Design CLOCK_TOP, start of the top module:
module CLOCK_TOP( 
	   SEG0, SEG1, SEG2, SEG3, SEG4, SEG5, SEG6, SEG7, LED, BUZ_OUT,
	   CLK50M, KEY1, KEY2, KEY3, SW0, SW1, SW2, SW3, SW4, SW5, KNOCK,
	   SENSOR, ROT_A, ROT_B
	   );
   input CLK50M, KEY1, KEY2, KEY3, SW0, SW1, SW2, SW3, SW4, SW5, KNOCK, SENSOR, ROT_A, ROT_B;
   output [6:0] SEG0, SEG1, SEG2, SEG3, SEG4, SEG5, SEG6, SEG7;
   output [17:0] LED;
   output 	 BUZ_OUT;
   wire 	 CLK1K, CLK10K, EN1K, EN10K, CLEAN_KEY1, CLEAN_KEY2, CLEAN_KEY3, CLEAN_SW1, CLEAN_SW2, CLEAN_SW3, CLEAN_SW4, CLEAN_SW5, ALARM, FIRE_ALARM, FIRE_VALID, PWM_ACT, FIRE_BUZ, KNOCK_LED_BUZ;
   wire [7:0] 	 SEC, MIN, HOUR, DAY;
   wire [7:0] 	 SEC_SET, MIN_SET, HOUR_SET, DAY_SET;
   wire [7:0] 	 SW_SEC, SW_MIN, SW_HOUR, SW_DAY;
   assign BUZ_OUT = (FIRE_VALID) ? FIRE_BUZ : KNOCK_LED_BUZ;
   GENCLK1K
     UGENCLK1K
       ( 
	.RSTN				(SW0),
	.CLK1K				(CLK1K),
	.EN1K				(EN1K),
	.CLK50M				(CLK50M));
   GENCLK10K
     UGENCLK10K
       ( 
	.RSTN					(SW0),
	.CLK10K				(CLK10K),
	.EN10K				(EN10K),
	.CLK50M				(CLK50M));
   DEBOUNCE #(.SET(1'b1))
   UDEBOUNCE_KEY1
     ( 
      .KEY_OUT				(CLEAN_KEY1),
      .KEY_IN				(KEY1),
      .RSTN				(SW0),
      .CLK				(CLK50M),
      .EN1K				(EN1K));
   DEBOUNCE #(.SET(1'b1))
   UDEBOUNCE_KEY2
     ( 
      .KEY_OUT				(CLEAN_KEY2),
      .KEY_IN				(KEY2),
      .RSTN				(SW0),
      .CLK				(CLK50M),
      .EN1K				(EN1K));
   DEBOUNCE #(.SET(1'b1))
   UDEBOUNCE_KEY3
     ( 
      .KEY_OUT				(CLEAN_KEY3),
  ...
Size: about 2900 cells after synthesis, about 89 I/O pins, roughly 0.021 mm² of cells after synthesis.
make LEC_CHECK=0 ABC_AREA=1 CAP_MARGIN=30 CORE_ASPECT_RATIO=1.51 CORE_MARGIN=9 CORE_UTILIZATION=72 CTS_CLUSTER_SIZE=52 MAX_ROUTING_LAYER=met4 MIN_ROUTING_LAYER=met1 PLACE_DENSITY=0.36 SETUP_SLACK_MARGIN=3.09 SLEW_MARGIN=15 TNS_END_PERCENT=5 finish   # period 10.4 ns
run.sh (not shown) runs the stock make flow with config.mk's settings and CLKGATE_MAP_FILE=.
==> next run, changes <==
Settings changed: ABC_AREA 1 to default, CAP_MARGIN 30 to 20, CORE_ASPECT_RATIO 1.51 to default, CORE_MARGIN 9 to 2, CORE_UTILIZATION 72 to 9, CTS_CLUSTER_SIZE 52 to default, MAX_ROUTING_LAYER met4 to default, MIN_ROUTING_LAYER met1 to default, PLACE_DENSITY 0.36 to default, SETUP_SLACK_MARGIN 3.09 to default, SLEW_MARGIN 15 to 20, TNS_END_PERCENT 5 to default.
Clock period 10.4 ns to 30.1 ns, I/O delays scaled along.
=> Core utilization goes down by 70 points; sequential share of layout area goes down by 1.9 points; critical path depth goes down by 4; via count goes down by 21%; clock skew goes up by 0.018 ns; setup slack improves by 15 ns; design area goes up by 5.8%; die size goes up to 6.1 times its value; sequential power goes down by 65%.
==> next run, changes <==
Settings changed: CORE_UTILIZATION 9 to 30.
Clock period 30.1 ns to 8.31 ns, I/O delays scaled along.
The new run ran to the end with no violations.
Worst setup slack got worse by 17 ns.
Clock-buffer cell count is higher by 1.
Flip-flop count stays the same.
Final cell count went down by 39%.
Critical path depth came out higher by 1.
Synthesized cell count does not change.
Sequential power came out higher to 3.6 times its value.
Global-route usage climbs by 9.3 points.
Routed wire length drops by 15%.
==> next run, changes <==
Settings changed: CORE_UTILIZATION 30 to 40.
Clock period 8.31 ns to 20.0 ns, I/O delays scaled along.
The new run finished with timing, DRC and antenna clean.
Design area came out lower by about 0.5%.
Via count came out lower by about 1%.
Core utilization came out higher by 11 points.

* * *

== the baseline ==
Starting RTL as in the previous note.
export LEC_CHECK = 0
export ABC_AREA = 1
export CAP_MARGIN = 20
export CORE_MARGIN = 2
export CORE_UTILIZATION = 72
export CTS_CLUSTER_SIZE = 14
export GPL_ROUTABILITY_DRIVEN = 0
export PLACE_DENSITY_LB_ADDON = 0.02
export SETUP_SLACK_MARGIN = 1.15
export SLEW_MARGIN = 20
create_clock -name core_clock -period 4.62 [get_ports {CLK50M}]
The baseline went all the way through synthesis, placement and routing and the layout is clean on timing, DRC and antenna.
Modified inputs, the candidate compared to the baseline
Settings: a change of CAP_MARGIN from 20 to 0; an added CTS_CLUSTER_DIAMETER of 317.
Results
From the baseline to the candidate the numbers moved as follows: maximum clock skew at final layout picked up an extra 0.0093 ns, number of non-clock buffers in the layout grew by 4.3%, worst setup margin up 0.0071 ns, overall power fell about 12%, post-cts resize count higher.
Summary of the candidate over the baseline: number of buffers created by CTS went down by about 26%, via count of the routed design went up by 0.35%, switching component of the power went down by about 10%.
The power density over cell area in the candidate was lower than what the baseline gave.

* * *

Starting RTL as in the previous note.
export LEC_CHECK = 0
export ABC_AREA = 1
export CAP_MARGIN = 5
export CORE_ASPECT_RATIO = 1.51
export CORE_MARGIN = 2
export CORE_UTILIZATION = 72
export CTS_CLUSTER_SIZE = 52
export HOLD_SLACK_MARGIN = -0.1
export MAX_ROUTING_LAYER = met4
export MIN_ROUTING_LAYER = met1
export PLACE_DENSITY = 0.36
export SETUP_SLACK_MARGIN = 3.09
export SLEW_MARGIN = 15
export TNS_END_PERCENT = 5
create_clock -name core_clock -period 10.4 [get_ports {CLK50M}]
The baseline completed with no timing, DRC or antenna violations.
Next try:
- CAP_MARGIN: 5 -> 20
- CORE_ASPECT_RATIO: 1.51 -> unset
- CTS_CLUSTER_SIZE: 52 -> unset
- HOLD_SLACK_MARGIN: -0.1 -> unset
- MAX_ROUTING_LAYER: met4 -> unset
- MIN_ROUTING_LAYER: met1 -> unset
- PLACE_DENSITY: 0.36 -> unset
- PLACE_DENSITY_LB_ADDON: unset -> 0.04
- SETUP_SLACK_MARGIN: 3.09 -> 1.31
- SLEW_MARGIN: 15 -> 20
- TNS_END_PERCENT: 5 -> unset
- clock period: 10.4 -> 4.62 ns (I/O delays scaled with it)
Clock-buffer cell count goes up by 8.
Global-route usage goes up by 1.6 points.
Total power goes up by well over a third.
Die size stays flat.
Next try:
- ABC_AREA: 1 -> unset
- CTS_CLUSTER_DIAMETER: unset -> 28
- PLACE_DENSITY_LB_ADDON: 0.04 -> 0.27
- SETUP_SLACK_MARGIN: 1.31 -> 0.67
Wire length climbs by 1.1%. Setup slack degrades by 0.59 ns. Hold slack gets better by 0.048 ns. Register-to-register slack loses 0.69 ns. Count of clock-buffer cells in the layout went up by 38. First-iteration DRC count climbs by 22%. Die area came out lower by 7.5%. Area after synthesis went down by 7.6%.

* * *

CLOCK_TOP again, from the RTL that the note above started with.
==> flow/design.v (excerpt) <==
module CLOCK_TOP( 
	   SEG0, SEG1, SEG2, SEG3, SEG4, SEG5, SEG6, SEG7, LED, BUZ_OUT,
	   CLK50M, KEY1, KEY2, KEY3, SW0, SW1, SW2, SW3, SW4, SW5, KNOCK,
	   SENSOR, ROT_A, ROT_B
	   );
   input CLK50M, KEY1, KEY2, KEY3, SW0, SW1, SW2, SW3, SW4, SW5, KNOCK, SENSOR, ROT_A, ROT_B;
   output [6:0] SEG0, SEG1, SEG2, SEG3, SEG4, SEG5, SEG6, SEG7;
   output [17:0] LED;
   output 	 BUZ_OUT;
   wire 	 CLK1K, CLK10K, EN1K, EN10K, CLEAN_KEY1, CLEAN_KEY2, CLEAN_KEY3, CLEAN_SW1, CLEAN_SW2, CLEAN_SW3, CLEAN_SW4, CLEAN_SW5, ALARM, FIRE_ALARM, FIRE_VALID, PWM_ACT, FIRE_BUZ, KNOCK_LED_BUZ;
   wire [7:0] 	 SEC, MIN, HOUR, DAY;
   wire [7:0] 	 SEC_SET, MIN_SET, HOUR_SET, DAY_SET;
   wire [7:0] 	 SW_SEC, SW_MIN, SW_HOUR, SW_DAY;
   assign BUZ_OUT = (FIRE_VALID) ? FIRE_BUZ : KNOCK_LED_BUZ;
   GENCLK1K
     UGENCLK1K
       ( 
	.RSTN				(SW0),
	.CLK1K				(CLK1K),
	.EN1K				(EN1K),
	.CLK50M				(CLK50M));
   GENCLK10K
     UGENCLK10K
       ( 
	.RSTN					(SW0),
	.CLK10K				(CLK10K),
	.EN10K				(EN10K),
	.CLK50M				(CLK50M));
   DEBOUNCE #(.SET(1'b1))
   UDEBOUNCE_KEY1
     ( 
      .KEY_OUT				(CLEAN_KEY1),
      .KEY_IN				(KEY1),
      .RSTN				(SW0),
      .CLK				(CLK50M),
      .EN1K				(EN1K));
   DEBOUNCE #(.SET(1'b1))
   UDEBOUNCE_KEY2
     ( 
      .KEY_OUT				(CLEAN_KEY2),
      .KEY_IN				(KEY2),
      .RSTN				(SW0),
      .CLK				(CLK50M),
      .EN1K				(EN1K));
   DEBOUNCE #(.SET(1'b1))
   UDEBOUNCE_KEY3
     ( 
      .KEY_OUT				(CLEAN_KEY3),
      .KEY_IN				(KEY3),
      .RSTN				(SW0),
      .CLK				(CLK50M),
      .EN1K				(EN1K));
   DEBOUNCE #(.SET(1'b0))
   UDEBOUNCE_SW1
     ( 
      .KEY_OUT				(CLEAN_SW1),
      .KEY_IN				(SW1),
      .RSTN				(SW0),
      .CLK				(CLK50M),
      .EN1K				(EN1K));
   DEBOUNCE #(.SET(1'b0))
   UDEBOUNCE_SW2
     ( 
      .KEY_OUT				(CLEAN_SW2),
      .KEY_IN				(SW2),
      .RSTN				(SW0),
      .CLK				(CLK50M),
      .EN1K				(EN1K));
   DEBOUNCE #(.SET(1'b0))
   UDEBOUNCE_SW3
     ( 
      .KEY_OUT				(CLEAN_SW3),
      .KEY_IN				(SW3),
      .RSTN				(SW0),
      .CLK				(CLK50M),
      .EN1K				(EN1K));
   DEBOUNCE #(.SET(1'b0))
   UDEBOUNCE_SW4
     ( 
      .KEY_OUT				(CLEAN_SW4),
      .KEY_IN				(SW4),
      .RSTN				(SW0),
      .CLK				(CLK50M),
  ...
==> flow/config.mk <==
export PLATFORM = sky130hd
export DESIGN_NAME = CLOCK_TOP
export DESIGN_NICKNAME = CLOCK_TOP
export VERILOG_FILES = /design/flow/design.v
export SDC_FILE = /design/flow/constraint.sdc
export NUM_CORES = 4
export LEC_CHECK = 0
export ABC_AREA = 0
export CAP_MARGIN = 20
export CORE_MARGIN = 2
export CORE_UTILIZATION = 72
export CTS_CLUSTER_DIAMETER = 27
export CTS_CLUSTER_SIZE = 14
export PLACE_DENSITY_LB_ADDON = 0.16
export SETUP_SLACK_MARGIN = 1.31
export SLEW_MARGIN = 20
==> flow/constraint.sdc <==
create_clock -name core_clock -period 4.62 [get_ports {CLK50M}]
set_input_delay 0.9240 -clock core_clock [delete_from_list [all_inputs] [get_ports {CLK50M}]]
set_output_delay 0.9240 -clock core_clock [all_outputs]
set_load 0.01 [all_outputs]
Edit:
--- a/flow/config.mk
+++ b/flow/config.mk
@@ -12 +12 @@
-export CTS_CLUSTER_DIAMETER = 27
+export CTS_CLUSTER_DIAMETER = 195
@@ -16,0 +17 @@
+export TNS_END_PERCENT = 5
Critical path depth decreases by 2; clock skew decreases by 13 ps; maximum frequency increases by a few percent.
Power figures rest on the tool's default switching activity, not on a simulated workload.
